--- flow/config.mk ---
export PLATFORM = sky130hd
export DESIGN_NAME = adc_mul
export DESIGN_NICKNAME = adc_mul
export VERILOG_FILES = /design/flow/design.v
export SDC_FILE = /design/flow/constraint.sdc
export NUM_CORES = 4
export LEC_CHECK = 0
export CAP_MARGIN = 20
export CELL_PAD_IN_SITES_GLOBAL_PLACEMENT = 1
export CORE_ASPECT_RATIO = 0.5
export CORE_MARGIN = 8
export CORE_UTILIZATION = 56
export CTS_CLUSTER_DIAMETER = 87
export CTS_CLUSTER_SIZE = 98
export HOLD_SLACK_MARGIN = 0.3
export PLACE_DENSITY_LB_ADDON = 0.02
export SLEW_MARGIN = 10
export TNS_END_PERCENT = 15
--- flow/constraint.sdc ---
create_clock -name core_clock -period 95.0 [get_ports {clk_i}]
set_input_delay 19.0000 -clock core_clock [delete_from_list [all_inputs] [get_ports {clk_i}]]
set_output_delay 19.0000 -clock core_clock [all_outputs]
set_load 0.01 [all_outputs]
--- flow/design.v ---
module adc_mul                   
(
    input  logic         clk_i,                                                
    input  logic         rst_i,                                                
    input  logic [11:0]  x_i,                                                  
    input  logic [11:0]  y_i,                                                  
    input  logic [11:0]  z_i,                                                  
    output logic [11:0]  fp_o                                                  
); 
    logic [31:0]    x_fp;                                                        
    logic [31:0]    y_fp;                                                        
    logic [31:0]    z_fp;                                                        
    logic [31:0]    mul_o_fp;                                                    
    logic [31:0]    div_o_fp;                                                    
    logic [31:0]    x_ffp;                                                       
    fixed_to_float converter1 (	
								.clk_i	    (clk_i) ,
								.rst_i	    (rst_i) ,
                                .fixed_in   (x_i)  ,
                                .float_out  (x_fp)  
                               );    
    fixed_to_float converter2 (
	 							.clk_i	    (clk_i) ,
								.rst_i	    (rst_i) ,
                                .fixed_in   (y_i)   ,
                                .float_out  (y_fp)  
                              );
    fixed_to_float converter3 (
	 							.clk_i      (clk_i) ,
								.rst_i		(rst_i) ,
                                .fixed_in   (z_i)   ,
                                .float_out  (z_fp)  
                              );
    qdiv_f div1 (
		.clk_i		    (clk_i)		    ,
		.rst_i			(rst_i)		    ,
        .a_i            (y_fp)          ,
        .b_i            (z_fp)          ,
        .result_o       (div_o_fp)
    );
    always_ff @( posedge clk_i or posedge rst_i ) begin 
        if(rst_i)begin
            x_ffp <= '0;
        end
        else  begin
            x_ffp <= x_fp;
        end
    end    
    qmul_f mul1 (
		.clk_i 	    	(clk_i)			,
		.rst_i   		(rst_i)		    ,
        .a_i            (x_ffp)         ,
        .b_i            (div_o_fp)      ,
        .result_o       (mul_o_fp)
    );
    float_to_fixed converter4 (	
								.clk_i 		    (clk_i)		     ,
								.rst_i			(rst_i)			 ,
                                .float_input    (mul_o_fp)       ,
                                .fixed_out      (fp_o)
                              );
endmodule
module fixed_to_float ( 
                            input  logic        clk_i       ,
                            input  logic        rst_i       ,
                            input  logic [11:0] fixed_in    ,                                    
                            output logic [31:0] float_out                                        
                      );
    logic [7:0]  exponent;                                                                       
    logic [22:0] mantissa;                                                                       
    logic [11:0] temp_fixed;                                                                     
    logic [4:0]  leading_zeros;                                                                  
    always_comb begin
        temp_fixed = 12'b0;         
        leading_zeros = 5'b0;
        exponent = 8'b0;
        mantissa = 23'b0;
        if (fixed_in == 12'b0) begin
            leading_zeros = 5'd12;                                                                 
        end else begin
    if (fixed_in[11:6] != 6'b000000) begin
        if (fixed_in[11:9] != 3'b000)
            leading_zeros = (fixed_in[11]) ? 5'd0 : (fixed_in[10]) ? 5'd1 : 5'd2;
        else
            leading_zeros = (fixed_in[8]) ? 5'd3 : (fixed_in[7]) ? 5'd4 : 5'd5;
    end else begin
        if (fixed_in[5:3] != 3'b000)
            leading_zeros = (fixed_in[5]) ? 5'd6 : (fixed_in[4]) ? 5'd7 : 5'd8;
        else
            leading_zeros = (fixed_in[2]) ? 5'd9 : (fixed_in[1]) ? 5'd10 : 5'd11;
    end
        end
        if (fixed_in != 0) begin
            exponent = 8'd127 + (5'd11 - leading_zeros);
            temp_fixed = fixed_in << leading_zeros;                                            
            mantissa = temp_fixed[10:0] << 23'd12;    
        end
    end
    always_ff @( posedge clk_i or posedge rst_i ) begin 
        if  (rst_i) begin
            float_out <= 32'b0;
        end
        else  begin
            float_out <=  {1'b0, exponent, mantissa};                                                   
        end
    end
endmodule
 module qdiv_f #(
    parameter I = 9,
    parameter F = 23,
    parameter bias = 8'd127
)
(
    input  logic             clk_i,
    input  logic             rst_i,
    input  logic [(I+F-1):0] a_i,                                                
    input  logic [(I+F-1):0] b_i,                                                
    output logic [(I+F-1):0] result_o                                            
);
    logic                 sign_a;
    logic   [(I-2):0]     exp_a;
    logic   [(F-1):0]     mant_a;
    logic   [F:0]         mant_a_extended;
    logic                 sign_b;
    logic   [(I-2):0]     exp_b;
    logic   [(F-1):0]     mant_b;
    logic   [F:0]         mant_b_extended;
    logic                 result_sign;
    logic   [(I-2):0]     exp_diff;
    logic   [(2*F)+1:0]   mant_quotient;                                         
    logic   [(F-1):0]     result_mant;
    logic   [(I-2):0]     result_exp;
    logic   [(I+F-1):0]   result;
    logic   [(I+F-1):0] zero_result, infinity_result, NaN;
    assign zero_result     = {result_sign, 31'b0};                               
    assign infinity_result = {result_sign, 8'b11111111, 23'b0};                  
    assign NaN             = 32'h7FC00000;                                       
    assign sign_a          = a_i[(I+F-1)];
    assign exp_a           = a_i[(I+F-2):F];
    assign mant_a          = a_i[(F-1):0];
    assign mant_a_extended = (exp_a == 0) ? {1'b0, mant_a} : {1'b1, mant_a};
    assign sign_b          = b_i[(I+F-1)];
    assign exp_b           = b_i[(I+F-2):F];
    assign mant_b          = b_i[(F-1):0];
    assign mant_b_extended = (exp_b == 0) ? {1'b0, mant_b} : {1'b1, mant_b};
    assign result_sign = sign_a ^ sign_b;
    always_comb begin
        exp_diff = '0;
        mant_quotient = '0;                                        
        result_mant = '0;
        result_exp = '0;
        if (exp_a == 0 && mant_a == 0 && exp_b == 0 && mant_b == 0) begin
            result = NaN;
        end else if (exp_a == 0 && mant_a == 0) begin
            result = zero_result;
        end else if (exp_b == 0 && mant_b == 0) begin
            result = infinity_result;
        end else if (exp_a == 8'b11111111 || exp_b == 8'b11111111) begin
            if (exp_a == 8'b11111111 && exp_b == 8'b11111111) begin
                result = NaN;                                                    
            end else begin
                result = infinity_result;                                        
            end
        end else begin
            exp_diff = exp_a - exp_b + bias;
            mant_quotient = {mant_a_extended, {(F+1){1'b0}}} / mant_b_extended;    
            if (mant_quotient[F+1]) begin
                result_mant = mant_quotient[F:1];                                
                result_exp = exp_diff;                                           
            end else begin
                result_mant = mant_quotient[F-1:0];                              
                result_exp = exp_diff - 8'd1;                                    
            end
            if (result_exp >= 8'b11111111) begin         
                result = infinity_result;                                        
            end else if (result_exp <= 0) begin     
                result = zero_result;                                            
            end else begin
                result = {result_sign, result_exp, result_mant};                 
            end
        end
    end
    always_ff @( posedge clk_i or posedge rst_i ) begin 
        if (rst_i) begin
            result_o    <=   '0;            
        end
        else begin
            result_o    <=   result;
        end
    end
endmodule
module qmul_f #(
    parameter I     = 9,                                                                                            
    parameter F     = 23,                                                                                           
    parameter bias  = 8'd127                                                                                           
)(
    input  logic             clk_i,                                                                                 
    input  logic             rst_i,
    input  logic [(I+F-1):0] a_i,                                                                                   
    input  logic [(I+F-1):0] b_i,                                                                                   
    output logic [(I+F-1):0] result_o                                                                               
);
    logic sign_a;
    logic [(I-2):0] exp_a;
    logic [(F-1):0] mant_a;
    logic [F:0]     mant_a_extended;
    logic sign_b;
    logic [(I-2):0] exp_b;
    logic [(F-1):0] mant_b;
    logic [F:0]     mant_b_extended;
    logic               result_sign;
    logic [(I-2):0]     exp_sum;                                                                                     
    logic [(F*2)+1:0]   mant_product;                                                                                
    logic [(F-1):0]     result_mant;
    logic [(I-2):0]     result_exp;
    logic [(I+F-1):0]   result;
    logic [(I+F-1):0] zero_result, infinity_result, NaN;
    assign zero_result     = {1'b0, {(I+F-1){1'b0}}};                                                                
    assign infinity_result = {1'b0, 8'b11111111, {F{1'b0}}};                                                        
    assign NaN             = {1'b0, 8'b11111111, 23'b10000000};                                                      
    assign sign_a          = a_i[(I+F-1)];
    assign exp_a           = a_i[(I+F-2):F];
    assign mant_a          = a_i[(F-1):0];
    assign mant_a_extended = (exp_a == 0) ? {1'b0, mant_a} : {1'b1, mant_a};                                         
    assign sign_b          = b_i[(I+F-1)];
    assign exp_b           = b_i[(I+F-2):F];
    assign mant_b          = b_i[(F-1):0];
    assign mant_b_extended = (exp_b == 0) ? {1'b0, mant_b} : {1'b1, mant_b};                                         
    assign result_sign = sign_a ^ sign_b;
    always_comb begin
        exp_sum = '0;
        mant_product = '0;
        result_mant = '0;
        result_exp = '0;
        if ((exp_a == 0 && mant_a == 0) || (exp_b == 0 && mant_b == 0)) begin
            result = zero_result;                                                                                    
        end 
        else if ((exp_a == 8'b11111111 && mant_a == 0) || (exp_b == 8'b11111111 && mant_b == 0)) begin
            result = infinity_result;                                                                                
        end 
        else if ((exp_a == 8'b11111111 && mant_a != 0) || (exp_b == 8'b11111111 && mant_b != 0)) begin
            result = NaN;                                                                                            
        end 
        else begin
            exp_sum = exp_a + exp_b - bias;
            mant_product = mant_a_extended * mant_b_extended;
            if (mant_product[(2*F) + 1]) begin
                result_mant = mant_product[(2*F):(F+1)];                                                               
                result_exp = exp_sum + 8'd1;                                                                            
            end 
            else begin
                result_mant = mant_product[(2*F)-1:F];                                                               
                result_exp = exp_sum;                                                                                
            end
            if (result_exp >= 8'b11111111) begin
                result = infinity_result;                                                                            
            end 
            else if (result_exp <= 0) begin
                result = zero_result;                                                                                
            end 
            else begin
                result = {result_sign, result_exp, result_mant};                                                     
            end
        end
    end
    always_ff @( posedge clk_i or posedge rst_i ) begin
        if (rst_i) 
            result_o    <=   '0;
        else
            result_o    <=   result;
    end 
endmodule
module float_to_fixed
(
    input   logic        clk_i,
    input   logic        rst_i,
    input   logic [31:0] float_input,                                                                         
    output  logic [11:0] fixed_out                                                                            
);
    logic        sign;
    logic [7:0]  exponent;
    logic [23:0] mantissa;
    logic [23:0] temp_fixed;                                                                                  
    logic [7:0]  exponent_bias;                                                                               
    logic [8:0]  actual_exponent;
    logic [11:0] fixed_output;
    always_comb begin
        actual_exponent = 9'b0;
        exponent_bias = 8'd127;
        sign        = float_input[31];                                                                      
        exponent    = float_input[30:23];
        mantissa    = {1'b1, float_input[22:0]};                                                              
        temp_fixed  = 24'b0;
        if (exponent < exponent_bias) begin
            fixed_output = 12'b0;
        end else if (exponent == 8'hFF) begin
            fixed_output = (float_input[22:0] == 23'b0) ? 12'b111111111111 : 12'b000000000000;                        
        end else begin
            actual_exponent = exponent - exponent_bias;
            if (actual_exponent < 0 && sign == 1'b1 ) begin                                                                   
                fixed_output = 12'b0;                                                                        
            end else if (actual_exponent >= 12) begin                                                        
                fixed_output    = 12'b111111111111;                                                             
            end else begin                                                                                   
                temp_fixed = mantissa >> (9'd23 - actual_exponent);                                          
                fixed_output = temp_fixed[11:0];                                                             
            end
        end
    end
    always_ff @( posedge clk_i or posedge rst_i ) begin
        if (rst_i) begin
            fixed_out     <=   12'b0;
        end
        else begin
            fixed_out     <=   fixed_output;
        end        
    end
endmodule
--- flow/run.sh ---
#!/bin/bash
# the make line also repeats each setting of config.mk as NAME=value (left out here)
make -C /OpenROAD-flow-scripts/flow DESIGN_CONFIG=/design/flow/config.mk WORK_HOME=/design/flow/orfs CLKGATE_MAP_FILE= finish
==> results of run 1 <==
## cell type report
type,count,area (um2),share of cell area
timing repair buffer,437,3540,0.0636
multi-input combinational,5685,44900,0.806
tap,1185,1480,0.0266
sequential,146,3660,0.0657
antenna,5,12.5,0.000225
clock buffer,17,425,0.00764
clock inverter,15,145,0.00261
inverter,405,1530,0.0274
## timing repair
item                                    in CTS  in global routing
setup buffers                               11                163
pin swaps                                    8                161
cloned                                       1                  7
hold endpoints to repair                     0                  0
endpoints found under the setup margin       1                  3
resized                                     12                319
## stage by stage
step	setup TNS (ns)	setup slack, ns	cell area, um2
after CTS	0	0.0275	52800
after global placement	0	0.719	52100
final	0	4.34	55700
after detailed placement	-1.79	-1.79	52100
after floorplan	0	0.00234	50100
after global routing	-0.592	-0.592	55700
## routing by layer
metal  global-route usage  share of wire  up-vias
met3               0.0488          0.083      369
met1                0.419           0.43    24500
li1                     -              -    24100
met2                0.514           0.45     2127
met5               0.0132              0        -
met4               0.0790          0.027        0
==> results_slide.txt, run 1 <==
Run Summary

Outcome
  – Status: complete, but fails checks
  – Layout check failures: max-capacitance violations, max-slew violations

Logic synthesis
  – Yosys simple share: 0.271
  – Main logic family: simple AND/OR/NAND/NOR gates
  – AO/OA Area Share: 0.261
  – XORs/XNORs by Area: 0.0632
  – Top cells by area: ha_1 (14%), fa_1 (9.0%), dfrtp_1 (7.3%)
  – Syn_nets: 7,268
  – Number of synthesized register bits: 146
  – Main synth FF type: dfrtp_1
  – Chip Area, Yosys: 49,700 um2
  – Post-synth mux share: 0.0450
  – Seq/Total Area, Yosys: 0.0735
  – Yosys cell count: 6,465
  – Commonest cells post-synth: nor2_1 (592), nand2_1 (567), ha_1 (542)
  – Synth Area in Adders: 0.226
  – Post-synth top area cell: ha_1
  – Instance count of the mapped netlist: 6,465
  – Yosys top cell by instances: nor2_1
  – Distinct lib cells: 186
  – Synth Area per Inst: 7.69 um2
  – Area share, top type: 0.136
  – Synth async-reset ratio: 1.00
  – Number of enable flip-flop cells: 0
  – Synth warn: 5
  – Post-Syn Area: 49,700 um2

Routing
  – WL final: 165 mm
  – DR vias/cell: 6.47
  – DRT antenna net count: 0
  – Number of DRC markers in iteration 0: 4,485
  – Via count: 51,100
  – DRT Pass-1 Iters: 6
  – # DRC: 0
  – DR WL/cell: 20.9 um

Hold path
  – Hold Crit Depth: 0
  – Worst Hold Class: flip-flop to flip-flop
  – Hold Crit Start: converter1.float_out[28]
  – Worst Hold Path EP: x_ffp[28]

Worst setup path
  – Worst setup path startpoint: converter3.float_out[29]
  – WP depth: 494
  – CP dominant cell by count: o21a_1
  – Worst path bufs/invs: 24
  – Startpoint Class: flip-flop
  – CP max stage cell: or4_4
  – Critical path fanouts, max: 15
  – Worst R2R Path Depth: 494
  – CP Data Required Time: 95.35 ns
  – CP endpoint: div1.result_o[0]
  – Setup crit end kind: flip-flop
  – Arr. time, crit path: 91.01 ns
  – Crit-path max cell delay: 0.66 ns
  – FF-to-FF End: div1.result_o[0]
  – R2R setup slack: 4.34 ns
  – CP delay by family, top: AND-OR/OR-AND gates
  – R2R Path Start: converter3.float_out[29]
  – WS Path Type: flip-flop to flip-flop

Die
  – Io pins: 50
  – CORE AREA: 88,200 um2
  – Chip area: 99,100 um2
  – Rows: 77
  – Initial core utilization: 0.564
  – Die X: 437 um
  – Die height: 227 um

Global route
  – Initial antenna violation count: 3
  – First-pass GRT wire length: 255 mm
  – Global-route usage over all layers: 0.309
  – Grt total ovfl: 0
  – Vias in the first global route: 47,800
  – Largest net degree at the start of global routing: 88

Clocking
  – CTS Sinks: 146
  – Root buffer cell: clkbuf_16
  – Hold_buf cts: 0
  – Total CTS buffers: 17
  – Clock transition at the registers of the reported paths: 0.09 ns
  – CTS tree: done
  – H-tree levels: 4
  – Clock latency (worst-skew pair): 0.46 ns
  – Buffer depth of the longest clock path: 2

Timing
  – Fin crit period: 90.66 ns
  – Cycle use final: 0.954
  – Tightest Pin Transition: 1.49 ns
  – Max Clk Rate: 0.0110 GHz
  – Slew HR: -0.00258
  – Final setup fails: 0
  – Max Slew Vio Count: 1
  – Clock skew: 0.0214 ns
  – Final hold violations: 0
  – Min Hold Slack: 0.351 ns

Flow run
  – Max cap viols: 1
  – OpenROAD warnings: 34

Finish
  – Layout Utilization: 0.632
  – Final cell count without fillers: 7,895
  – Fill cells: 7,856
  – Layout Nets: 7,495
  – Area grow syn2layout: 12.0%

Placed design
  – Hpwl dp: 126 mm
  – Port buffer count: 49
  – Routability congestion estimate from global placement: 1.04
  – Placed Cells incl. Taps: 7,672
==> run 2, diff against run 1 <==
Settings changed: ABC_AREA set to 1, CELL_PAD_IN_SITES_GLOBAL_PLACEMENT 1 to not set, CORE_ASPECT_RATIO 0.5 to not set, CORE_MARGIN 8 to 2, CORE_UTILIZATION 56 to 71, CTS_CLUSTER_DIAMETER 87 to 211, CTS_CLUSTER_SIZE 98 to 71, HOLD_SLACK_MARGIN 0.3 to not set, MAX_ROUTING_LAYER set to met4, PLACE_DENSITY set to 0.35, PLACE_DENSITY_LB_ADDON 0.02 to not set, SLEW_MARGIN 10 to 20, TNS_END_PERCENT 15 to 5.
Clock period 95.0 ns to 56.6 ns, I/O delays scaled along.
==> run 2 against run 1 <==
- the flow now stops in clock tree synthesis (4_1_cts)
- synthesized cell count grew 28%
- die area shrank 21%
- area after synthesis grew 8.1%
==> results_slide.txt, run 2 <==
Implementation Results

Outcome
  – Status: aborted with a tool error
  – Fail Step: clock tree synthesis (4_1_cts)
  – Error msg: [ERROR DPL-0038] Utilization greater than 100%, impossible to legalize

Logic synthesis
  – Synth Area in Adders: 0.209 (-0.0169)
  – Distinct lib cells: 104 (-44%)
  – Main synth FF type: dfrtp_1
  – Number of enable flip-flop cells: 0 (unchanged)
  – XORs/XNORs by Area: 0.0647 (+0.00145)
  – Post-synth mux share: 0.00265 (-0.0423)
  – Post-synth top area cell: nand2_1
  – Top cells by area: nand2_1 (13%), ha_1 (13%), inv_1 (9.0%)
  – Instance count of the mapped netlist: 8,286 (+28%)
  – Yosys simple share: 0.396 (+0.125)
  – Synth async-reset ratio: 1.00 (unchanged)
  – Seq/Total Area, Yosys: 0.0680 (-0.00549)
  – Yosys cell count: 8,286 (+28%)
  – Synth Area per Inst: 6.48 um2 (-16%)
  – Synth warn: 5 (unchanged)
  – Main logic family: simple AND/OR/NAND/NOR gates
  – Chip Area, Yosys: 53,700 um2 (+8.1%)
  – Commonest cells post-synth: nand2_1 (1,881), inv_1 (1,289), nor2_1 (676)
  – Yosys top cell by instances: nand2_1
  – Number of synthesized register bits: 146 (unchanged)
  – Post-Syn Area: 53,700 um2 (+8.1%)
  – Syn_nets: 9,089 (+25%)
  – Area share, top type: 0.131 (-0.00499)
  – AO/OA Area Share: 0.126 (-0.135)

Placed design
  – Routability congestion estimate from global placement: 1.09 (+4.5%)
  – Hpwl dp: 186 mm (+47%)
  – Placed Area: 70,700 um2 (+36%)
  – Port buffer count: 49 (unchanged)

Die
  – CORE AREA: 74,700 um2 (-15%)
  – Io pins: 50 (unchanged)
  – Initial core utilization: 0.719 (+0.155)
  – Die height: 279 um (+23%)
  – Rows: 100 (+30%)
  – Chip area: 77,900 um2 (-21%)
  – Die X: 279 um (-36%)
[run 2: metrics by stage]
stage | std cells | hold slack [ns] | setup TNS, ns | setup slack (ns)
floorplan | 8286 | 0.331 | -52.76 | -13.51
global placement | 11300 | 0.331 | -15.75 | -6.24
detailed placement | 11300 | 0.335 | -63.38 | -14.73
==> run 3, diff against run 2 <==
Settings changed: CORE_UTILIZATION 71 to 70, CTS_CLUSTER_DIAMETER 211 to 246, CTS_CLUSTER_SIZE 71 to 17, HOLD_SLACK_MARGIN set to -0.09, PLACE_DENSITY 0.35 to not set, SETUP_SLACK_MARGIN set to 5.0, TNS_END_PERCENT 5 to not set.
Clock period 56.6 ns to 64.0 ns, I/O delays scaled along.
==> run 3 against run 2 <==
- the run fails in global routing (5_1_grt)
- die area grew 1.4%
- area after synthesis is the same
- synthesized cell count is the same
==> results_slide.txt, run 3 <==
Implementation Results

Outcome
  – Status: aborted with a tool error
  – Fail Step: global routing (5_1_grt)
  – Error msg: [ERROR GRT-0232] Routing congestion too high. Check the congestion heatmap in the GUI.

Die
  – Die X: 281 um (+0.70%)
  – Rows: 101 (+1.0%)
  – Die height: 281 um (+0.70%)
  – Initial core utilization: 0.707 (-0.0119)
  – CORE AREA: 75,900 um2 (+1.7%)
  – Chip area: 79,000 um2 (+1.4%)
  – Io pins: 50 (unchanged)

Logic synthesis
  – Chip Area, Yosys: 53,700 um2 (unchanged)
  – Synth Area per Inst: 6.48 um2 (unchanged)
  – Number of enable flip-flop cells: 0 (unchanged)
  – Post-synth mux share: 0.00265 (unchanged)
  – Yosys simple share: 0.396 (unchanged)
  – Syn_nets: 9,089 (unchanged)
  – Instance count of the mapped netlist: 8,286 (unchanged)
  – Synth async-reset ratio: 1.00 (unchanged)
  – Yosys cell count: 8,286 (unchanged)
  – Top cells by area: nand2_1 (13%), ha_1 (13%), inv_1 (9.0%)
  – Area share, top type: 0.131 (unchanged)
  – Synth Area in Adders: 0.209 (unchanged)
  – Commonest cells post-synth: nand2_1 (1,881), inv_1 (1,289), nor2_1 (676)
  – AO/OA Area Share: 0.126 (unchanged)
  – Main logic family: simple AND/OR/NAND/NOR gates
  – Post-synth top area cell: nand2_1
  – Synth warn: 5 (unchanged)
  – Distinct lib cells: 104 (unchanged)
  – Yosys top cell by instances: nand2_1
  – Number of synthesized register bits: 146 (unchanged)
  – Main synth FF type: dfrtp_1
  – XORs/XNORs by Area: 0.0647 (unchanged)
  – Post-Syn Area: 53,700 um2 (unchanged)
  – Seq/Total Area, Yosys: 0.0680 (unchanged)

Placed design
  – Port buffer count: 49 (unchanged)
  – Routability congestion estimate from global placement: 1.08 (-0.79%)
  – Hpwl dp: 128 mm (-31%)

Clocking
  – H-tree levels: 4
  – Buffer depth of the longest clock path: 2
  – Root buffer cell: clkbuf_16
  – Total CTS buffers: 17
  – Hold_buf cts: 0
  – CTS Sinks: 146

Global route
  – Grt total ovfl: 61
  – Global-route usage over all layers: 0.693
## run 3: per-layer routing
layer	overflow	GRT usage
met5	-	-
met4	36	0.621
met2	24	0.874
met3	1	0.476
met1	0	0.708
## run 3: metrics by stage
stage | worst slack (ns) | instance area [um2] | std cells | utilization | hold slack (ns)
4_1_cts | 2.04 | 63500 | 10100 | 0.837 | 0.347
3_5_place_dp | -2.27 | 57900 | 9562 | 0.762 | 0.335
2_1_floorplan | -5.09 | 54800 | 8286 | - | 0.331
3_3_place_gp | -0.101 | 57900 | 9562 | 0.762 | 0.332
## run 3: timing repair
item	4_1_cts
setup endpoints to repair	4
pin swaps	334
buffers inserted	454
cloned	14
gates resized	364
==> run 4, diff against run 3 <==
Settings changed: ABC_AREA 1 to not set, CORE_UTILIZATION 70 to 14, CTS_CLUSTER_DIAMETER 246 to not set, CTS_CLUSTER_SIZE 17 to not set, HOLD_SLACK_MARGIN -0.09 to not set, MAX_ROUTING_LAYER met4 to not set, SETUP_SLACK_MARGIN 5.0 to not set.
Clock period 64.0 ns to 106.0 ns, I/O delays scaled along.
==> run 4 against run 3 <==
- now clean on timing, DRC and antenna
- area after synthesis fell by 7.5%
- synthesized cell count down 22%
- die area grew to 4.6 times the previous value
==> results_slide.txt, run 4 <==
Run Summary

Placed design
  – Pre-CTS setup slack: -0.175 ns (+2.09 ns)
  – Port buffer count: 49 (unchanged)
  – Hpwl dp: 119 mm (-7.5%)
  – Routability congestion estimate from global placement: 0.899 (-17%)

Timing
  – Max Clk Rate: 0.0101 GHz
  – Slew HR: 0.270
  – Tightest Pin Transition: 1.08 ns
  – Final setup fails: 0
  – Setup WS post-layout: 7.28 ns
  – Setup_tns: 0 ns
  – Final hold violations: 0
  – Cycle use final: 0.931
  – Fin crit period: 98.72 ns
  – Max Slew Vio Count: 0
  – Clock skew: 0.0299 ns

Worst setup path
  – Critical path fanouts, max: 28
  – R2R Path Start: converter3.float_out[21]
  – Setup crit end kind: flip-flop
  – CP max stage cell: or4_4
  – WS Path Type: flip-flop to flip-flop
  – Worst R2R Path Depth: 511
  – FF-to-FF End: div1.result_o[0]
  – R2R setup slack: 7.28 ns
  – Worst setup path startpoint: converter3.float_out[21]
  – Arr. time, crit path: 99.08 ns
  – Startpoint Class: flip-flop
  – CP delay by family, top: AND-OR/OR-AND gates
  – Crit-path max cell delay: 0.61 ns
  – Worst path bufs/invs: 21
  – CP dominant cell by count: o21a_1
  – CP endpoint: div1.result_o[0]
  – CP Data Required Time: 106.36 ns
  – WP depth: 511

Global route
  – Met1 usage: 0.111
  – Met3 usage: 0.00598
  – GRT busiest layer: met2
  – Met2 Usage GRT: 0.134
  – Grt total ovfl: 0
  – Largest net degree at the start of global routing: 76
  – First-pass GRT wire length: 241 mm
  – Global-route usage over all layers: 0.0796
  – Vias in the first global route: 44,900
  – Initial antenna violation count: 0

Hold path
  – Worst Hold Path EP: x_ffp[22]
  – Worst Hold Class: flip-flop to flip-flop
  – Hold Crit Depth: 0
  – Hold Crit Start: converter1.float_out[22]

Finish
  – Layout Nets: 7,263
  – Area grow syn2layout: 14.5%
  – Layout Utilization: 0.161

Logic synthesis
  – Number of enable flip-flop cells: 0 (unchanged)
  – Instance count of the mapped netlist: 6,465 (-22%)
  – Commonest cells post-synth: nor2_1 (592), nand2_1 (567), ha_1 (542)
  – Distinct lib cells: 186 (+79%)
  – Synth Area per Inst: 7.69 um2 (+19%)
  – Area share, top type: 0.136 (+0.00499)
  – Seq/Total Area, Yosys: 0.0735 (+0.00549)
  – Syn_nets: 7,268 (-20%)
  – XORs/XNORs by Area: 0.0632 (-0.00145)
  – Synth warn: 5 (unchanged)
  – Number of synthesized register bits: 146 (unchanged)
  – Yosys simple share: 0.271 (-0.125)
  – Top cells by area: ha_1 (14%), fa_1 (9.0%), dfrtp_1 (7.3%)
  – AO/OA Area Share: 0.261 (+0.135)
  – Synth async-reset ratio: 1.00 (unchanged)
  – Post-Syn Area: 49,700 um2 (-7.5%)
  – Synth Area in Adders: 0.226 (+0.0169)
  – Main synth FF type: dfrtp_1
  – Main logic family: simple AND/OR/NAND/NOR gates
  – Post-synth top area cell: ha_1
  – Yosys top cell by instances: nor2_1
  – Yosys cell count: 6,465 (-22%)
  – Chip Area, Yosys: 49,700 um2 (-7.5%)
  – Post-synth mux share: 0.0450 (+0.0423)

Die
  – Io pins: 50 (unchanged)
  – Initial core utilization: 0.141 (-0.567)
  – Die X: 600 um (+110%)
  – Rows: 218 (+120%)
  – Chip area: 360,000 um2 (+360%)
  – Die height: 600 um (+110%)
  – CORE AREA: 353,000 um2 (+360%)

Routing
  – DR WL/cell: 13.5 um
  – DRT Pass-1 Iters: 6
  – ANT cells: 0
  – Via count: 48,100
  – DRT antenna net count: 0
  – Number of DRC markers in iteration 0: 3,916
  – # DRC: 0
  – DR vias/cell: 4.30
  – WL final: 151 mm

Clocking
  – Hold_buf cts: 0 (unchanged)
  – CTS Sinks: 146 (unchanged)
  – Clock latency (worst-skew pair): 0.47 ns
  – Total CTS buffers: 17 (unchanged)
  – Buffer depth of the longest clock path: 2 (unchanged)
  – CTS tree: done
  – H-tree levels: 4 (unchanged)
  – Root buffer cell: clkbuf_16
  – Clock transition at the registers of the reported paths: 0.08 ns

Outcome
  – Status: complete, no violations

Flow run
  – OpenROAD warnings: 34
  – Max cap viols: 0
## run 4: layout make-up
class | count | area (um2)
timing repair buffer | 206 | 1680
inverter | 405 | 1530
fill | 40200 | 296000
tap | 4730 | 5920
clock inverter | 14 | 161
clock buffer | 18 | 429
sequential | 146 | 3660
multi-input combinational | 5684 | 43600
## run 4: repair_timing
action,4_1_cts,5_1_grt
endpoints found under the setup margin,1,3
setup buffers,0,76
resized,2,77
gates cloned,0,5
pin swaps,0,29
## run 4: per-stage QoR
step / std cells / hold WS [ns] / area (um2)
detailed placement: 11100 / 0.336 / 55300
CTS: 11100 / 0.349 / 55900
floorplan: 6465 / 0.331 / 49700
finish: 11200 / 0.346 / 56900
global placement: 11100 / 0.333 / 55300
global route: 11200 / 0.351 / 56900
## run 4: layer usage
layer,routed length [um],share of wire,vias to the layer above
met1,71600,0.47,23000
met3,7000,0.046,173
met2,69700,0.46,1291
met4,2640,0.018,0
li1,-,-,23700
met5,0,0,-
==> run 5, diff against run 4 <==
Settings changed: CORE_ASPECT_RATIO set to 1.98, CORE_UTILIZATION 14 to 34, CTS_CLUSTER_SIZE set to 79, GPL_TIMING_DRIVEN set to 0, SETUP_SLACK_MARGIN set to 4.18.
Clock period 106.0 ns to 102.0 ns, I/O delays scaled along.
==> run 5 against run 4 <==
- die area shrank 58%
- maximum frequency grew 2.0%
- design area grew 5.0%
- count of clock-buffer cells in the layout shrank 1
- critical path depth grew 69
- area after synthesis is the same
- highest routed layer is now met5
==> results_slide.txt, run 5 <==
Run Summary

Outcome
  – Status: complete, no violations

Timing
  – Max Clk Rate: 0.0103 GHz (+2.0%)
  – Setup_tns: 0 ns (unchanged)
  – Fin crit period: 96.76 ns (-1.96 ns)
  – Unrepaired setup endpoints after global routing: true
  – Slew HR: 0.232 (-0.0382)
  – Clock skew: 0.0204 ns (-0.00951 ns)
  – Final setup fails: 0 (unchanged)
  – Cycle use final: 0.949 (+0.0173)
  – Final hold violations: 0 (unchanged)
  – Min Hold Slack: 0.345 ns (-0.00120 ns)
  – Tightest Pin Transition: 1.12 ns (+0.0420 ns)
  – Max Slew Vio Count: 0 (unchanged)

Clocking
  – H-tree levels: 4 (unchanged)
  – Root buffer cell: clkbuf_16
  – CTS tree: done
  – Total CTS buffers: 17 (unchanged)
  – Buffer depth of the longest clock path: 2 (unchanged)
  – Clock latency (worst-skew pair): 0.50 ns (+0.03 ns)
  – CTS Sinks: 146 (unchanged)
  – Hold_buf cts: 0 (unchanged)
  – Clock transition at the registers of the reported paths: 0.09 ns (about the same)

Worst setup path
  – CP delay by family, top: AND-OR/OR-AND gates
  – FF-to-FF End: div1.result_o[0]
  – CP max stage cell: or4_4
  – R2R Path Start: converter3.float_out[22]
  – CP dominant cell by count: o21a_1
  – WP depth: 580 (+14%)
  – WS Path Type: flip-flop to flip-flop
  – Arr. time, crit path: 97.10 ns (-1.98 ns)
  – Worst path bufs/invs: 127 (+500%)
  – Setup crit end kind: flip-flop
  – Worst R2R Path Depth: 580 (+14%)
  – R2R setup slack: 5.24 ns (-2.04 ns)
  – Critical path fanouts, max: 10 (-64%)
  – CP Data Required Time: 102.33 ns (-4.03 ns)
  – Startpoint Class: flip-flop
  – Crit-path max cell delay: 0.54 ns (-0.07 ns)
  – Worst setup path startpoint: converter3.float_out[22]
  – CP endpoint: div1.result_o[0]

Logic synthesis
  – Synth Area per Inst: 7.69 um2 (unchanged)
  – Main synth FF type: dfrtp_1
  – Syn_nets: 7,268 (unchanged)
  – Synth Area in Adders: 0.226 (unchanged)
  – Distinct lib cells: 186 (unchanged)
  – Synth async-reset ratio: 1.00 (unchanged)
  – Synth warn: 5 (unchanged)
  – Yosys cell count: 6,465 (unchanged)
  – Post-Syn Area: 49,700 um2 (unchanged)
  – Chip Area, Yosys: 49,700 um2 (unchanged)
  – AO/OA Area Share: 0.261 (unchanged)
  – Post-synth top area cell: ha_1
  – Main logic family: simple AND/OR/NAND/NOR gates
  – Area share, top type: 0.136 (unchanged)
  – Number of enable flip-flop cells: 0 (unchanged)
  – Yosys top cell by instances: nor2_1
  – Yosys simple share: 0.271 (unchanged)
  – Instance count of the mapped netlist: 6,465 (unchanged)
  – XORs/XNORs by Area: 0.0632 (unchanged)
  – Top cells by area: ha_1 (14%), fa_1 (9.0%), dfrtp_1 (7.3%)
  – Commonest cells post-synth: nor2_1 (592), nand2_1 (567), ha_1 (542)
  – Post-synth mux share: 0.0450 (unchanged)
  – Seq/Total Area, Yosys: 0.0735 (unchanged)
  – Number of synthesized register bits: 146 (unchanged)

Finish
  – Final cell count without fillers: 8,894 (-21%)
  – Fill cells: 14,700 (-63%)
  – Area grow syn2layout: 20.3%
  – Sequential standard cell area: 3660 um2 (about the same)
  – Layout Nets: 7,793 (+7.3%)
  – Combinational gate area: 45,400 um2 (+4.3%)

Routing
  – DRT antenna net count: 0 (unchanged)
  – Number of DRC markers in iteration 0: 2,434 (-38%)
  – DRT Pass-1 Iters: 27 (+21)
  – DR vias/cell: 5.85 (+36%)
  – Via count: 52,100 (+8.2%)
  – WL final: 180 mm (+20%)
  – DR WL/cell: 20.3 um (+51%)
  – # DRC: 0 (unchanged)

Die
  – CORE AREA: 145,000 um2 (-59%)
  – Rows: 197 (-9.6%)
  – Die height: 542 um (-9.6%)
  – Die X: 276 um (-54%)
  – Initial core utilization: 0.342 (+0.201)
  – Chip area: 149,000 um2 (-58%)
  – Io pins: 50 (unchanged)

Global route
  – Initial antenna violation count: 3 (+3)
  – Largest net degree at the start of global routing: 106 (+39%)
  – Grt total ovfl: 0 (unchanged)
  – Global-route usage over all layers: 0.233 (+0.154)
  – Vias in the first global route: 53,900 (+20%)
  – First-pass GRT wire length: 280 mm (+16%)

Flow run
  – Max cap viols: 0 (unchanged)
  – OpenROAD warnings: 38 (+12%)

Placed design
  – Routability congestion estimate from global placement: 0.976 (+8.5%)
  – Hpwl dp: 142 mm (+20%)
  – Placed Cells incl. Taps: 8,417 (-24%)
  – Port buffer count: 49 (unchanged)

Hold path
  – Hold Crit Start: converter1.float_out[16]
  – Worst Hold Path EP: x_ffp[16]
  – Hold Crit Depth: 0 (unchanged)
  – Worst Hold Class: flip-flop to flip-flop
[run 5: layout make-up]
type	count	share of cell area
Antenna cell	1	0.0000419
Buffer	235	0.0333
Clock buffer	17	0.00712
Clock inverter	15	0.00303
Inverter	405	0.0258
Multi-Input combinational cell	5679	0.760
Sequential cell	146	0.0612
Tap cell	1890	0.0396
Timing Repair Buffer	506	0.0698
[run 5: timing repair]
| item | 4_1_cts | 5_1_grt |
|---|---|---|
| cloned | 1 | 5 |
| endpoints found under the setup margin | 6 | 3 |
| resized | 407 | 215 |
| buffers inserted | 284 | 154 |
| pin swaps | 155 | 266 |
[run 5: stage by stage]
stage          utilization  instance area, um2  setup slack, ns
6_report             0.411               59800             5.24
5_1_grt              0.411               59800             1.05
4_1_cts              0.396               57600             4.18
3_5_place_dp         0.364               52900           -18.50
3_3_place_gp         0.362               52700           -17.70
2_1_floorplan            -               49800             4.20
[run 5: metal layers]
metal | vias to the layer above | routed length, um | share of wire | GRT usage
met5 | - | 13 | 0.000072 | 0
met4 | 2 | 17000 | 0.094 | 0.190
met3 | 837 | 5500 | 0.030 | 0.0230
met2 | 1445 | 99800 | 0.55 | 0.469
met1 | 25100 | 58200 | 0.32 | 0.202
li1 | 24700 | - | - | -
==> run 6, diff against run 5 <==
Settings changed: CELL_PAD_IN_SITES_DETAIL_PLACEMENT set to 2, CELL_PAD_IN_SITES_GLOBAL_PLACEMENT set to 3, CORE_ASPECT_RATIO 1.98 to not set, CORE_UTILIZATION 34 to 40, CTS_CLUSTER_SIZE 79 to not set, HOLD_SLACK_MARGIN set to 0.27, MAX_ROUTING_LAYER set to met4, MIN_ROUTING_LAYER set to met1, SETUP_SLACK_MARGIN 4.18 to 5.0, TNS_END_PERCENT set to 60.
Clock period 102.0 ns to 95.0 ns, I/O delays scaled along.
==> run 6 against run 5 <==
- the run now fails in global routing (5_1_grt)
- die area decreased by 15%
- area after synthesis is the same
- synthesized cell count did not move
==> results_slide.txt, run 6 <==
Implementation Results

Outcome
  – Status: aborted with a tool error
  – Fail Step: global routing (5_1_grt)

Placed design
  – Routability congestion estimate from global placement: 0.913 (-6.4%)
  – Hpwl dp: 166 mm (+17%)
  – Port buffer count: 49 (unchanged)
  – Placed Cells incl. Taps: 8,161 (-3.0%)

Die
  – Rows: 129 (-35%)
  – Chip area: 127,000 um2 (-15%)
  – Io pins: 50 (unchanged)
  – Die height: 357 um (-34%)
  – CORE AREA: 123,000 um2 (-15%)
  – Initial core utilization: 0.403 (+0.0608)
  – Die X: 357 um (+29%)

Logic synthesis
  – Main synth FF type: dfrtp_1
  – Synth async-reset ratio: 1.00 (unchanged)
  – XORs/XNORs by Area: 0.0632 (unchanged)
  – Instance count of the mapped netlist: 6,465 (unchanged)
  – Distinct lib cells: 186 (unchanged)
  – Number of synthesized register bits: 146 (unchanged)
  – Number of enable flip-flop cells: 0 (unchanged)
  – Main logic family: simple AND/OR/NAND/NOR gates
  – Top cells by area: ha_1 (14%), fa_1 (9.0%), dfrtp_1 (7.3%)
  – Synth warn: 5 (unchanged)
  – Post-Syn Area: 49,700 um2 (unchanged)
  – Commonest cells post-synth: nor2_1 (592), nand2_1 (567), ha_1 (542)
  – Seq/Total Area, Yosys: 0.0735 (unchanged)
  – AO/OA Area Share: 0.261 (unchanged)
  – Post-synth top area cell: ha_1
  – Synth Area per Inst: 7.69 um2 (unchanged)
  – Post-synth mux share: 0.0450 (unchanged)
  – Syn_nets: 7,268 (unchanged)
  – Chip Area, Yosys: 49,700 um2 (unchanged)
  – Yosys simple share: 0.271 (unchanged)
  – Synth Area in Adders: 0.226 (unchanged)
  – Area share, top type: 0.136 (unchanged)
  – Yosys cell count: 6,465 (unchanged)
  – Yosys top cell by instances: nor2_1

Clocking
  – CTS Sinks: 146 (unchanged)
  – Total CTS buffers: 17 (unchanged)
  – Buffer depth of the longest clock path: 2 (unchanged)
  – Root buffer cell: clkbuf_16
  – Hold_buf cts: 0 (unchanged)
  – H-tree levels: 4 (unchanged)
[run 6: what timing repair did]
| item | 4_1_cts |
|---|---|
| gates resized | 311 |
| setup buffers | 504 |
| pin swaps | 264 |
| cloned | 2 |
| setup endpoints to repair | 6 |
[run 6: through the flow]
stage / worst slack [ns] / utilization / cell area (um2) / hold WS, ns
after floorplan: 4.05 / - / 51100 / 0.331
after global placement: -14.10 / 0.434 / 53600 / 0.333
after detailed placement: -16.12 / 0.436 / 53900 / 0.337
after CTS: -0.948 / 0.485 / 59900 / 0.352
==> run 7, diff against run 6 <==
Settings changed: ABC_AREA set to 1, CELL_PAD_IN_SITES_DETAIL_PLACEMENT 2 to not set, CELL_PAD_IN_SITES_GLOBAL_PLACEMENT 3 to not set, CORE_UTILIZATION 40 to 65, CTS_CLUSTER_DIAMETER set to 346, GPL_TIMING_DRIVEN 0 to not set, HOLD_SLACK_MARGIN 0.27 to not set, MAX_ROUTING_LAYER met4 to not set, MIN_ROUTING_LAYER met1 to not set, SETUP_SLACK_MARGIN 5.0 to not set, TNS_END_PERCENT 60 to not set.
Clock period 95.0 ns to 62.1 ns, I/O delays scaled along.
==> run 7 against run 6 <==
- the run again fails in global routing (5_1_grt)
- area after synthesis rose by 8.1%
- synthesized cell count rose by 28%
- die area is 33% lower
==> results_slide.txt, run 7 <==
Implementation Results

Logic synthesis
  – Commonest cells post-synth: nand2_1 (1,881), inv_1 (1,289), nor2_1 (676)
  – XORs/XNORs by Area: 0.0647 (+0.00145)
  – Post-Syn Area: 53,700 um2 (+8.1%)
  – Synth Area in Adders: 0.209 (-0.0169)
  – Yosys cell count: 8,286 (+28%)
  – Seq/Total Area, Yosys: 0.0680 (-0.00549)
  – AO/OA Area Share: 0.126 (-0.135)
  – Synth Area per Inst: 6.48 um2 (-16%)
  – Top cells by area: nand2_1 (13%), ha_1 (13%), inv_1 (9.0%)
  – Yosys simple share: 0.396 (+0.125)
  – Synth async-reset ratio: 1.00 (unchanged)
  – Instance count of the mapped netlist: 8,286 (+28%)
  – Yosys top cell by instances: nand2_1
  – Chip Area, Yosys: 53,700 um2 (+8.1%)
  – Number of synthesized register bits: 146 (unchanged)
  – Post-synth top area cell: nand2_1
  – Synth warn: 5 (unchanged)
  – Number of enable flip-flop cells: 0 (unchanged)
  – Area share, top type: 0.131 (-0.00499)
  – Post-synth mux share: 0.00265 (-0.0423)
  – Syn_nets: 9,089 (+25%)
  – Main logic family: simple AND/OR/NAND/NOR gates
  – Main synth FF type: dfrtp_1
  – Distinct lib cells: 104 (-44%)

Placed design
  – Routability congestion estimate from global placement: 1.07 (+18%)
  – Pre-CTS setup slack: -3.86 ns (+12.26 ns)
  – Hpwl dp: 161 mm (-3.2%)
  – Port buffer count: 49 (unchanged)

Die
  – Io pins: 50 (unchanged)
  – Die height: 291 um (-18%)
  – Chip area: 85,000 um2 (-33%)
  – CORE AREA: 82,000 um2 (-34%)
  – Die X: 291 um (-18%)
  – Initial core utilization: 0.655 (+0.253)
  – Rows: 105 (-19%)

Outcome
  – Error msg: [ERROR GRT-0232] Routing congestion too high. Check the congestion heatmap in the GUI.
  – Fail Step: global routing (5_1_grt)
  – Status: aborted with a tool error

Clocking
  – Root buffer cell: clkbuf_16
  – Total CTS buffers: 17 (unchanged)
  – CTS Sinks: 146 (unchanged)
  – Hold_buf cts: 0 (unchanged)
  – H-tree levels: 4 (unchanged)
  – Buffer depth of the longest clock path: 2 (unchanged)

Global route
  – Global-route usage over all layers: 0.939
  – Grt total ovfl: 2,728
==> run 7: repair_timing <==
item                                    CTS
endpoints found under the setup margin    3
gates resized                           228
setup buffers                           190
pin swaps                               229
gates cloned                             12
==> run 7: per-stage QoR <==
stage | std cells | hold slack, ns | cell area [um2] | utilization
detailed placement | 11200 | 0.335 | 70200 | 0.857
global placement | 11200 | 0.331 | 70200 | 0.857
CTS | 11500 | 0.346 | 73200 | 0.893
floorplan | 8286 | 0.331 | 54800 | -
==> run 7: layer usage <==
metal,GRT overflow,track usage
met5,19,0.668
met1,193,0.892
met4,656,0.990
met3,134,0.830
met2,1726,1.08
==> run 8, diff against run 7 <==
Settings changed: CELL_PAD_IN_SITES_DETAIL_PLACEMENT set to 1, CORE_ASPECT_RATIO set to 1.48, CORE_MARGIN 2 to 10, CORE_UTILIZATION 65 to 18, CTS_CLUSTER_DIAMETER 346 to not set, CTS_CLUSTER_SIZE set to 13, GPL_TIMING_DRIVEN set to 0, PLACE_DENSITY_LB_ADDON set to 0.06, SETUP_SLACK_MARGIN set to -2.0, SLEW_MARGIN 20 to 0.
Clock period 62.1 ns to 57.6 ns, I/O delays scaled along.
==> run 8 against run 7 <==
- now fails the layout checks on negative setup slack
- area after synthesis unchanged
- synthesized cell count unchanged
- die area grew to 3.8 times the previous value
==> results_slide.txt, run 8 <==
Run Summary

Logic synthesis
  – Area share, top type: 0.131 (unchanged)
  – Chip Area, Yosys: 53,700 um2 (unchanged)
  – Synth Area in Adders: 0.209 (unchanged)
  – Yosys simple share: 0.396 (unchanged)
  – AO/OA Area Share: 0.126 (unchanged)
  – Number of synthesized register bits: 146 (unchanged)
  – Number of enable flip-flop cells: 0 (unchanged)
  – Commonest cells post-synth: nand2_1 (1,881), inv_1 (1,289), nor2_1 (676)
  – Distinct lib cells: 104 (unchanged)
  – Synth async-reset ratio: 1.00 (unchanged)
  – Post-synth top area cell: nand2_1
  – Instance count of the mapped netlist: 8,286 (unchanged)
  – Top cells by area: nand2_1 (13%), ha_1 (13%), inv_1 (9.0%)
  – Post-synth mux share: 0.00265 (unchanged)
  – Main logic family: simple AND/OR/NAND/NOR gates
  – Synth Area per Inst: 6.48 um2 (unchanged)
  – Syn_nets: 9,089 (unchanged)
  – Seq/Total Area, Yosys: 0.0680 (unchanged)
  – Main synth FF type: dfrtp_1
  – Post-Syn Area: 53,700 um2 (unchanged)
  – Synth warn: 5 (unchanged)
  – Yosys cell count: 8,286 (unchanged)
  – Yosys top cell by instances: nand2_1
  – XORs/XNORs by Area: 0.0647 (unchanged)

Timing
  – Fin crit period: 74.84 ns
  – Slew HR: 0.242
  – Max Slew Vio Count: 0
  – Clock skew: 0.0150 ns
  – Final hold violations: 0
  – Final setup fails: 8
  – Min Hold Slack: 0.348 ns
  – Setup WS post-layout: -17.24 ns
  – Max Clk Rate: 0.0134 GHz
  – Unrepaired setup endpoints after global routing: true
  – Tightest Pin Transition: 1.14 ns
  – Cycle use final: 1.30

Routing
  – # DRC: 0
  – Routed length on met2: 140 mm
  – Number of DRC markers in iteration 0: 1,537
  – ANT cells: 0
  – DR vias/cell: 4.31
  – Met3 routed WL: 1.53 mm
  – DR WL/cell: 19.2 um
  – Via count: 54,200
  – WL final: 241 mm
  – Max layer used: met4
  – DRT antenna net count: 0
  – Met1 Routed Length: 94.4 mm
  – DRT Pass-1 Iters: 5

Clocking
  – H-tree levels: 4 (unchanged)
  – Total CTS buffers: 17 (unchanged)
  – CTS tree: done
  – CTS Sinks: 146 (unchanged)
  – Buffer depth of the longest clock path: 2 (unchanged)
  – Clock transition at the registers of the reported paths: 0.08 ns
  – Root buffer cell: clkbuf_16
  – Hold_buf cts: 0 (unchanged)
  – Clock latency (worst-skew pair): 0.49 ns

Hold path
  – Hold Crit Start: converter1.float_out[26]
  – Worst Hold Class: flip-flop to flip-flop
  – Hold Crit Depth: 0
  – Worst Hold Path EP: x_ffp[26]

Die
  – Die X: 469 um (+61%)
  – Io pins: 50 (unchanged)
  – Initial core utilization: 0.180 (-0.475)
  – Chip area: 321,000 um2 (+280%)
  – CORE AREA: 298,000 um2 (+260%)
  – Die height: 685 um (+130%)
  – Rows: 244 (+130%)

Global route
  – Initial antenna violation count: 3
  – Vias in the first global route: 59,900
  – Grt total ovfl: 0
  – First-pass GRT wire length: 367 mm
  – Largest net degree at the start of global routing: 80
  – Global-route usage over all layers: 0.147

Placed design
  – Placed Area: 60,600 um2 (-14%)
  – Placed Cells incl. Taps: 12,300 (+9.3%)
  – Routability congestion estimate from global placement: 0.811 (-24%)
  – Hpwl dp: 206 mm (+28%)
  – Port buffer count: 49 (unchanged)

Worst setup path
  – CP delay by family, top: simple AND/OR/NAND/NOR gates
  – R2R setup slack: -17.24 ns
  – WP depth: 607
  – CP endpoint: div1.result_o[0]
  – Setup crit end kind: flip-flop
  – CP dominant cell by count: nand2_1
  – R2R Path Start: converter3.float_out[12]
  – Startpoint Class: flip-flop
  – CP Data Required Time: 57.96 ns
  – FF-to-FF End: div1.result_o[0]
  – Crit-path max cell delay: 0.48 ns
  – Worst setup path startpoint: converter3.float_out[12]
  – Worst path bufs/invs: 132
  – CP max stage cell: dfrtp_2
  – Arr. time, crit path: 75.21 ns
  – Critical path fanouts, max: 10
  – WS Path Type: flip-flop to flip-flop
  – Worst R2R Path Depth: 607

Outcome
  – Status: complete, but fails checks
  – Layout check failures: negative setup slack

Finish
  – Final cell count without fillers: 12,600
  – Fin area: 65,300 um2
  – Layout Nets: 9,429
  – Area grow syn2layout: 21.5%

Flow run
  – OpenROAD warnings: 37
  – Max cap viols: 0
==> run 8: per-layer routing <==
layer  vias up  global-route usage
li1      27400                   -
met1     26500               0.159
met2       259               0.310
met3       151             0.00470
met4         0              0.0281
met5         -                   0
==> run 8: layout make-up <==
class / count / area [um2]
multi-input cells: 6490 / 45500
fillers: 36700 / 232000
inverters: 1459 / 5880
well taps: 3936 / 4920
flip-flops and latches: 146 / 3650
plain buffers: 191 / 1950
clock inverters: 14 / 163
clock buffers: 18 / 439
repair buffers: 321 / 2820
==> run 8: repair_timing <==
| action | in CTS | in global routing |
|---|---|---|
| endpoints found under the setup margin | 12 | 10 |
| pin swaps | 205 | 133 |
| resized | 345 | 126 |
| gates cloned | 4 | 0 |
| setup buffers | 203 | 49 |
==> run 8: per-stage QoR <==
step                setup TNS, ns  setup WS (ns)  utilization
CTS                        -86.59         -18.89        0.216
finish                     -75.05         -17.24        0.219
global route              -124.15         -23.13        0.219
global placement          -218.78         -34.53        0.202
floorplan                  -39.44         -11.49            -
detailed placement        -212.65         -33.20        0.204
==> run 9, diff against run 8 <==
Settings changed: CTS_CLUSTER_SIZE 13 to 61, GPL_ROUTABILITY_DRIVEN set to 0, MIN_ROUTING_LAYER set to met2, SETUP_SLACK_MARGIN -2.0 to 5.0.
Clock period 57.6 ns to 140.0 ns, I/O delays scaled along.
==> run 9 against run 8 <==
- the run now finishes clean
- wire length grew 3.7%
- register-to-register slack gained 46 ns
- area after synthesis is the same
- critical path depth shrank 29
- global-route usage grew 8.3 points
- clock skew grew 0.0051 ns
- utilization shrank 1.7 points
- sequential share of layout area grew 0.47 points
==> results_slide.txt, run 9 <==
Run Summary

Outcome
  – Status: complete, no violations

Global route
  – Initial antenna violation count: 1 (-2)
  – Met2 Usage GRT: 0.316 (+0.00586)
  – Vias in the first global route: 87,400 (+46%)
  – Met1 usage: 0 (-0.159)
  – Largest net degree at the start of global routing: 79 (-1.3%)
  – GRT busiest layer: met2
  – First-pass GRT wire length: 372 mm (+1.4%)
  – Met3 usage: 0.278 (+0.273)
  – Global-route usage over all layers: 0.230 (+0.0828)
  – Grt total ovfl: 0 (unchanged)

Logic synthesis
  – Synth warn: 5 (unchanged)
  – Instance count of the mapped netlist: 8,286 (unchanged)
  – Syn_nets: 9,089 (unchanged)
  – Post-synth top area cell: nand2_1
  – Distinct lib cells: 104 (unchanged)
  – Commonest cells post-synth: nand2_1 (1,881), inv_1 (1,289), nor2_1 (676)
  – Yosys top cell by instances: nand2_1
  – Chip Area, Yosys: 53,700 um2 (unchanged)
  – Number of enable flip-flop cells: 0 (unchanged)
  – Yosys cell count: 8,286 (unchanged)
  – Post-Syn Area: 53,700 um2 (unchanged)
  – XORs/XNORs by Area: 0.0647 (unchanged)
  – AO/OA Area Share: 0.126 (unchanged)
  – Main logic family: simple AND/OR/NAND/NOR gates
  – Number of synthesized register bits: 146 (unchanged)
  – Synth Area in Adders: 0.209 (unchanged)
  – Synth Area per Inst: 6.48 um2 (unchanged)
  – Synth async-reset ratio: 1.00 (unchanged)
  – Seq/Total Area, Yosys: 0.0680 (unchanged)
  – Main synth FF type: dfrtp_1
  – Post-synth mux share: 0.00265 (unchanged)
  – Top cells by area: nand2_1 (13%), ha_1 (13%), inv_1 (9.0%)
  – Yosys simple share: 0.396 (unchanged)
  – Area share, top type: 0.131 (unchanged)

Clocking
  – Hold_buf cts: 0 (unchanged)
  – Total CTS buffers: 17 (unchanged)
  – Buffer depth of the longest clock path: 2 (unchanged)
  – Clock transition at the registers of the reported paths: 0.08 ns (about the same)
  – Clock latency (worst-skew pair): 0.50 ns (about the same)
  – CTS Sinks: 146 (unchanged)
  – Post-CTS sizing: 0 (-100%)
  – Post-CTS Setup Inserts: 0 (-100%)
  – H-tree levels: 4 (unchanged)
  – Root buffer cell: clkbuf_16
  – CTS tree: done

Worst setup path
  – Arr. time, crit path: 111.40 ns (+36.19 ns)
  – Startpoint Class: flip-flop
  – Worst R2R Path Depth: 578 (-4.8%)
  – WS Path Type: flip-flop to flip-flop
  – Setup crit end kind: flip-flop
  – CP delay by family, top: AND-OR/OR-AND gates
  – Crit-path max cell delay: 0.90 ns (+0.42 ns)
  – Worst setup path startpoint: converter3.float_out[12]
  – CP endpoint: div1.result_o[0]
  – R2R setup slack: 28.94 ns (+46.18 ns)
  – CP max stage cell: nor2_1
  – WP depth: 578 (-4.8%)
  – Critical path fanouts, max: 22 (+12)
  – CP dominant cell by count: nand2_1
  – CP Data Required Time: 140.34 ns (+82.38 ns)
  – R2R Path Start: converter3.float_out[12]
  – Worst path bufs/invs: 126 (-4.5%)
  – FF-to-FF End: div1.result_o[0]

Die
  – Io pins: 50 (unchanged)
  – Chip area: 321,000 um2 (unchanged)
  – Rows: 244 (unchanged)
  – Die height: 685 um (unchanged)
  – CORE AREA: 298,000 um2 (unchanged)
  – Die X: 469 um (unchanged)
  – Initial core utilization: 0.180 (unchanged)

Routing
  – # DRC: 0 (unchanged)
  – DRT antenna net count: 0 (unchanged)
  – DR WL/cell: 20.2 um (+5.6%)
  – WL final: 250 mm (+3.7%)
  – Number of DRC markers in iteration 0: 8,610 (+460%)
  – DRT Pass-1 Iters: 8 (+3)
  – Via count: 76,200 (+41%)
  – DR vias/cell: 6.17 (+43%)

Timing
  – Tightest Pin Transition: 1.17 ns (+0.0358 ns)
  – Final setup fails: 0 (-8)
  – Min Hold Slack: 0.348 ns (+0.000315 ns)
  – Slew HR: 0.218 (-0.0239)
  – Final hold violations: 0 (unchanged)
  – Cycle use final: 0.793 (-0.506)
  – Setup_tns: 0 ns (+75.05 ns)
  – Fin crit period: 111.06 ns (+36.22 ns)
  – Unrepaired setup endpoints after global routing: false
  – Max Slew Vio Count: 0 (unchanged)
  – Clock skew: 0.0200 ns (+0.00508 ns)
  – Max Clk Rate: 0.00900 GHz (-33%)

Hold path
  – Hold Crit Start: converter1.float_out[21]
  – Hold Crit Depth: 0 (unchanged)
  – Worst Hold Class: flip-flop to flip-flop
  – Worst Hold Path EP: x_ffp[21]

Flow run
  – OpenROAD warnings: 34 (-8.1%)
  – Max cap viols: 0 (unchanged)

Finish
  – Area grow syn2layout: 12.1%
  – Layout Utilization: 0.202 (-0.0170)
  – Fill cells: 36,900 (+0.61%)
  – Layout Nets: 9,188 (-2.6%)

Placed design
  – Port buffer count: 49 (unchanged)
  – Hpwl dp: 206 mm (-0.25%)
-- run 9: routing by layer --
layer,vias up,share of wire
li1,26700,-
met1,27300,0
met2,21100,0.59
met3,1027,0.36
met4,10,0.047
met5,-,0.0013
-- run 9: area by class of cell --
type	instances	area, um2	area share
Antenna cell	14	35.0	0.000582
Buffer	191	1370	0.0227
Clock buffer	18	429	0.00713
Clock inverter	14	145	0.00241
Inverter	1459	5820	0.0966
Multi-Input combinational cell	6490	42900	0.712
Sequential cell	146	3650	0.0607
Tap cell	3936	4920	0.0818
Timing Repair Buffer	80	945	0.0157
-- run 9: through the flow --
| step | worst slack [ns] | cell area [um2] | cells |
|---|---|---|---|
| finish | 28.94 | 60200 | 12300 |
| global route | 16.55 | 60200 | 12300 |
| CTS | 28.41 | 60100 | 12300 |
| detailed placement | 28.81 | 59500 | 12300 |
| global placement | 28.00 | 59100 | 12300 |
| floorplan | 63.55 | 53700 | 8286 |
==> run 10, diff against run 9 <==
Settings changed: CELL_PAD_IN_SITES_DETAIL_PLACEMENT 1 to not set, CORE_ASPECT_RATIO 1.48 to not set, CORE_MARGIN 10 to 2, CORE_UTILIZATION 18 to 71, CTS_CLUSTER_DIAMETER set to 211, CTS_CLUSTER_SIZE 61 to 71, GPL_ROUTABILITY_DRIVEN 0 to not set, GPL_TIMING_DRIVEN 0 to not set, MAX_ROUTING_LAYER set to met4, MIN_ROUTING_LAYER met2 to not set, PLACE_DENSITY_LB_ADDON 0.06 to not set, SETUP_SLACK_MARGIN 5.0 to not set, SLEW_MARGIN 0 to 20, TNS_END_PERCENT set to 5.
Clock period 140.0 ns to 65.6 ns, I/O delays scaled along.
==> run 10 against run 9 <==
- the layout now fails its checks (negative setup slack)
- synthesized cell count did not move
- cell count shrank 21%
- critical path depth down 30
- first-iteration DRC count is 27% lower
- die area down 76%
- sequential cell count unchanged
- highest routed layer is now met4
==> results_slide.txt, run 10 <==
Run Summary

Logic synthesis
  – AO/OA Area Share: 0.126 (unchanged)
  – Synth warn: 5 (unchanged)
  – Chip Area, Yosys: 53,700 um2 (unchanged)
  – Yosys cell count: 8,286 (unchanged)
  – Main logic family: simple AND/OR/NAND/NOR gates
  – Number of synthesized register bits: 146 (unchanged)
  – Synth async-reset ratio: 1.00 (unchanged)
  – Synth Area in Adders: 0.209 (unchanged)
  – Yosys top cell by instances: nand2_1
  – Synth Area per Inst: 6.48 um2 (unchanged)
  – Instance count of the mapped netlist: 8,286 (unchanged)
  – Yosys simple share: 0.396 (unchanged)
  – Commonest cells post-synth: nand2_1 (1,881), inv_1 (1,289), nor2_1 (676)
  – Top cells by area: nand2_1 (13%), ha_1 (13%), inv_1 (9.0%)
  – Post-Syn Area: 53,700 um2 (unchanged)
  – Seq/Total Area, Yosys: 0.0680 (unchanged)
  – Post-synth mux share: 0.00265 (unchanged)
  – XORs/XNORs by Area: 0.0647 (unchanged)
  – Number of enable flip-flop cells: 0 (unchanged)
  – Main synth FF type: dfrtp_1
  – Post-synth top area cell: nand2_1
  – Syn_nets: 9,089 (unchanged)
  – Area share, top type: 0.131 (unchanged)
  – Distinct lib cells: 104 (unchanged)

Hold path
  – Worst Hold Class: flip-flop to flip-flop
  – Worst Hold Path EP: x_ffp[17]
  – Hold Crit Start: converter1.float_out[17]
  – Hold Crit Depth: 0 (unchanged)

Global route
  – Initial antenna violation count: 5 (+4)
  – First-pass GRT wire length: 262 mm (-29%)
  – Vias in the first global route: 55,000 (-37%)
  – Largest net degree at the start of global routing: 80 (+1.3%)
  – Global-route usage over all layers: 0.416 (+0.186)
  – Grt total ovfl: 0 (unchanged)

Worst setup path
  – R2R Path Start: converter2.float_out[28]
  – Crit-path max cell delay: 0.40 ns (-0.50 ns)
  – Setup crit end kind: flip-flop
  – FF-to-FF End: div1.result_o[0]
  – CP dominant cell by count: nand2_2
  – CP Data Required Time: 65.96 ns (-74.38 ns)
  – Worst path bufs/invs: 72 (-43%)
  – Arr. time, crit path: 67.01 ns (-44.39 ns)
  – WS Path Type: flip-flop to flip-flop
  – CP endpoint: div1.result_o[0]
  – WP depth: 548 (-5.2%)
  – Startpoint Class: flip-flop
  – Worst setup path startpoint: converter2.float_out[28]
  – R2R setup slack: -1.04 ns (-29.98 ns)
  – Critical path fanouts, max: 18 (-18%)
  – CP max stage cell: dfrtp_1
  – Worst R2R Path Depth: 548 (-5.2%)
  – CP delay by family, top: simple AND/OR/NAND/NOR gates

Placed design
  – Port buffer count: 49 (unchanged)
  – Placed Area: 57,300 um2 (-3.8%)
  – Routability congestion estimate from global placement: 1.06
  – Hpwl dp: 127 mm (-38%)

Timing
  – Final hold violations: 0 (unchanged)
  – Cycle use final: 1.02 (+0.223)
  – Slew HR: 0.241 (+0.0231)
  – Final setup fails: 1 (+1)
  – Clock skew: 0.0210 ns (+0.000909 ns)
  – Tightest Pin Transition: 1.14 ns (-0.0359 ns)
  – Max Clk Rate: 0.0150 GHz (+67%)
  – Setup WS post-layout: -1.04 ns (-29.98 ns)
  – Unrepaired setup endpoints after global routing: true
  – Fin crit period: 66.64 ns (-44.42 ns)
  – Max Slew Vio Count: 0 (unchanged)
  – Min Hold Slack: 0.346 ns (-0.00266 ns)

Routing
  – DRT Pass-1 Iters: 8 (unchanged)
  – WL final: 174 mm (-30%)
  – # DRC: 0 (unchanged)
  – DR vias/cell: 6.08 (-1.5%)
  – DRT antenna net count: 0 (unchanged)
  – DR WL/cell: 17.8 um (-12%)
  – Number of DRC markers in iteration 0: 6,270 (-27%)
  – Via count: 59,500 (-22%)

Outcome
  – Layout check failures: negative setup slack
  – Status: complete, but fails checks

Die
  – Initial core utilization: 0.719 (+0.539)
  – Die height: 279 um (-59%)
  – CORE AREA: 74,700 um2 (-75%)
  – Chip area: 77,900 um2 (-76%)
  – Io pins: 50 (unchanged)
  – Rows: 100 (-59%)
  – Die X: 279 um (-41%)

Clocking
  – Clock latency (worst-skew pair): 0.47 ns (-0.03 ns)
  – Hold_buf cts: 0 (unchanged)
  – Root buffer cell: clkbuf_16
  – CTS Sinks: 146 (unchanged)
  – Total CTS buffers: 17 (unchanged)
  – Clock transition at the registers of the reported paths: 0.09 ns (about the same)
  – H-tree levels: 4 (unchanged)
  – CTS tree: done
  – Buffer depth of the longest clock path: 2 (unchanged)

Finish
  – Sequential standard cell area: 3650 um2 (about the same)
  – Fin area: 62,300 um2 (+3.4%)
  – Combinational gate area: 45,600 um2 (+6.4%)
  – Layout Nets: 9,594 (+4.4%)
  – Area grow syn2layout: 15.9%
  – Fill cells: 5,082 (-86%)

Flow run
  – Max cap viols: 0 (unchanged)
  – OpenROAD warnings: 38 (+12%)
## run 10: area by class of cell
type,instances,share of cell area
clock buffers,17,0.00683
well taps,969,0.0195
repair buffers,664,0.0839
inverters,1459,0.0943
repair inverters,4,0.000442
diodes,7,0.000281
multi-input cells,6499,0.733
flip-flops and latches,146,0.0587
clock inverters,15,0.00313
## run 10: timing repair
action / CTS / global route
buffers inserted: 69 / 187
pin swaps: 74 / 348
cloned: 5 / 9
endpoints found under the setup margin: 2 / 4
endpoints found under the hold margin: 0 / 0
gates resized: 74 / 562
## run 10: through the flow
stage | worst slack [ns] | utilization | cells | setup TNS [ns]
3_5_place_dp | -2.64 | 0.767 | 9472 | -3.78
2_1_floorplan | -4.51 | - | 8286 | -8.39
6_report | -1.04 | 0.834 | 9780 | -1.04
3_3_place_gp | -0.180 | 0.767 | 9472 | -0.180
5_1_grt | -5.11 | 0.834 | 9778 | -10.75
4_1_cts | 0.0173 | 0.785 | 9578 | 0
## run 10: layer usage
layer	global-route usage	up-vias	wire length [um]
met5	-	-	0
met2	0.692	3289	80400
li1	-	27800	-
met3	0.0558	1009	16300
met1	0.493	27400	66000
met4	0.211	0	11600
